run A:
==> flow/design.v <==
module gcd (
    input  logic        clk_i,
    input  logic        rst_i,
    input  logic        start_i,
    input  logic [31:0] a_i,
    input  logic [31:0] b_i,
    output logic        busy_o,
    output logic        valid_o,
    output logic [31:0] result_o
);
    logic [31:0] a, a_nxt;
    logic [31:0] b, b_nxt;
    logic [5:0]  k, k_nxt;           
    logic [31:0] result, result_nxt;
    typedef enum logic [3:0] {
        IDLE       = 4'b0000,
        LOAD       = 4'b0001,
        CHK_ZERO   = 4'b0010,
        FACTOR2    = 4'b0011,
        STRIP_A    = 4'b0100,
        STRIP_B    = 4'b0101,
        CMP        = 4'b0110,
        SUB        = 4'b0111,
        DONE       = 4'b1000
    } state_t;
    state_t state, state_nxt;
    logic a_is_zero, b_is_zero;
    logic both_even, a_even, b_even;
    logic a_gt_b;
    logic b_will_be_zero;           
    assign a_is_zero = (a == 0);
    assign b_is_zero = (b == 0);
    assign both_even = (a[0] == 0) && (b[0] == 0);
    assign a_even    = (a[0] == 0);
    assign b_even    = (b[0] == 0);
    assign a_gt_b    = (a > b);
    logic load_inputs, inc_k, shift_a, shift_b, swap, set_res;
    always_comb begin
        state_nxt   = state;
        load_inputs = 1'b0;
        inc_k       = 1'b0;
        shift_a     = 1'b0;
        shift_b     = 1'b0;
        swap        = 1'b0;
        set_res     = 1'b0;
        a_nxt      = a;
        b_nxt      = b;
        k_nxt      = k;
        result_nxt = result;
        b_will_be_zero = 1'b0;
        case (state)
            IDLE: begin
                if (start_i) begin
                    load_inputs = 1'b1;           
                    state_nxt   = LOAD;
                end
            end
            LOAD: begin
                a_nxt = a_i;                      
                b_nxt = b_i;
                k_nxt = 6'd0;                     
                state_nxt = CHK_ZERO;
            end
            CHK_ZERO: begin
                if (a_is_zero && b_is_zero) begin
                    set_res     = 1'b1;
                    result_nxt  = 32'd0;
                    state_nxt   = DONE;
                end else if (a_is_zero) begin
                    set_res     = 1'b1;
                    result_nxt  = b;
                    state_nxt   = DONE;
                end else if (b_is_zero) begin
                    set_res     = 1'b1;
                    result_nxt  = a;
                    state_nxt   = DONE;
                end else begin
                    state_nxt = FACTOR2;
                end
            end
            FACTOR2: begin
                if (both_even) begin
                    shift_a = 1'b1;
                    shift_b = 1'b1;
                    inc_k   = 1'b1;
                    a_nxt = a >> 1;
                    b_nxt = b >> 1;
                    k_nxt = k + 1'b1;
                    state_nxt = FACTOR2;           
                end else begin
                    state_nxt = STRIP_A;
                end
            end
            STRIP_A: begin
                if (a_even) begin
                    shift_a = 1'b1;
                    a_nxt   = a >> 1;
                    state_nxt = STRIP_A;
                end else begin
                    state_nxt = STRIP_B;
                end
            end
            STRIP_B: begin
                if (b_even) begin
                    shift_b = 1'b1;
                    b_nxt   = b >> 1;
                    state_nxt = STRIP_B;
                end else begin
                    state_nxt = CMP;
                end
            end
            CMP: begin
                if (a_gt_b) begin
                    swap  = 1'b1;
                    a_nxt = b;
                    b_nxt = a;
                end
                state_nxt = SUB;
            end
            SUB: begin
                b_nxt = b - a;                      
                b_will_be_zero = (b_nxt == 0);
                if (b_will_be_zero) begin
                    set_res     = 1'b1;
                    result_nxt  = a << k;         
                    state_nxt   = DONE;
                end else begin
                    state_nxt = STRIP_B;
                end
            end
            DONE: begin
                state_nxt = IDLE;                  
            end
            default: state_nxt = IDLE;            
        endcase
    end
    always_ff @(posedge clk_i or posedge rst_i) begin
        if (rst_i) begin
            a      <= 32'd0;
            b      <= 32'd0;
            k      <= 6'd0;
            result <= 32'd0;
        end else begin
            a      <= a_nxt;
            b      <= b_nxt;
            k      <= k_nxt;
            result <= result_nxt;
        end
    end
    always_ff @(posedge clk_i or posedge rst_i) begin
        if (rst_i)
            state <= IDLE;
        else
            state <= state_nxt;
    end
    always_ff @(posedge clk_i or posedge rst_i) begin
        if (rst_i) begin
            busy_o   <= 1'b0;
            valid_o  <= 1'b0;
            result_o <= 32'd0;
        end else begin
            busy_o   <= (state != IDLE) && (state != DONE);
            valid_o  <= set_res;                
            result_o <= result_nxt;
        end
    end
endmodule
export LEC_CHECK = 0
export ABC_AREA = 1
export CAP_MARGIN = 20
export CORE_ASPECT_RATIO = 1.98
export CORE_MARGIN = 2
export CORE_UTILIZATION = 40
export CTS_CLUSTER_DIAMETER = 379
export CTS_CLUSTER_SIZE = 98
export PLACE_DENSITY_LB_ADDON = 0.28
export SLEW_MARGIN = 20
export TNS_END_PERCENT = 10
create_clock -name core_clock -period 6.0 [get_ports {clk_i}]
run.sh (not shown) runs the stock make flow with config.mk's settings and CLKGATE_MAP_FILE=.
Run A finished every step from synthesis to the final layout, and the layout passed the timing, DRC and antenna checks.
#### Input delta (run B over run A)
Settings: CTS_CLUSTER_SIZE no longer set, was 98; TNS_END_PERCENT no longer set, was 10; ABC_AREA no longer set, was 1; PLACE_DENSITY_LB_ADDON no longer set, was 0.28; CTS_CLUSTER_DIAMETER no longer set, was 379; CORE_ASPECT_RATIO no longer set, was 1.98; CORE_UTILIZATION now 64, was 40; the clock period (ns, I/O delays scaled along) now 4.26, was 6.0.
## What came out
| source-to-sink clock delay at the later pin of the worst-skew pair | run A vs run B | ≈ equal |
For run B, the startpoint of the worst setup timing path was a[4], unlike run A, where it was b[0].
From run A to run B the numbers moved as follows: portion of the clock cycle consumed by the worst path in the final layout has increased, DRC violation count after routing has remained practically unchanged.
Area fraction of clock buffers and clock inverters across run A and run B: no real change.
Synthesis area per yosys: run B < run A
Run B ran in full, but the layout does not pass; the checks complain about negative setup slack.
Inputs modified between run B and run C:
Settings: CORE_UTILIZATION now 72, was 64; CTS_CLUSTER_DIAMETER now 26, previously not set; PLACE_DENSITY_LB_ADDON now 0.26, previously not set; the clock period (ns, I/O delays scaled along) now 3.96, was 4.26.
Notes after the runs:
Summary of run C over run B: biggest fanout along the worst timing path saw an increase. Re fraction of registers with async set/reset: no difference whatsoever between run C and run B. The run showing the smaller post-detailed-routing wire length is run B. Against run B, run C comes in about 20% lower on pin count of the biggest net entering global routing. The worst setup path startpoint comes out b[0] in one run and a[4] in the other, namely in run C and run B respectively. Detailed-router iteration count before antenna repair on run C is down relative to run B. Taking run B as the reference, in run C tap cell instance count decreased by 4.3% relative to the old numbers, detailed-route vias per instance higher. Run C: placement-stage worst setup slack 0.030 ns below run B. Run C: flow complete, layout not clean; failing: negative setup slack. Going from run B to run C, post-route cell area grew slightly.
Input-level comparison between run D and run C:
Settings: PLACE_DENSITY_LB_ADDON no longer set, was 0.26; CTS_CLUSTER_SIZE now 79, previously not set; PLACE_DENSITY now 0.35, previously not set; SETUP_SLACK_MARGIN now 0.33, previously not set.
Findings:
Run D: GRT-0232 in global routing -> run aborted
As far as die width is concerned, run D and run C perform about the same.
Compared with run C, in run D post-place instance area down about 0.34%, number of standard-cell rows in the floorplan flat, final weighted congestion in routability-driven placement up 13%, number of instances in the placed design down about 0.5%.
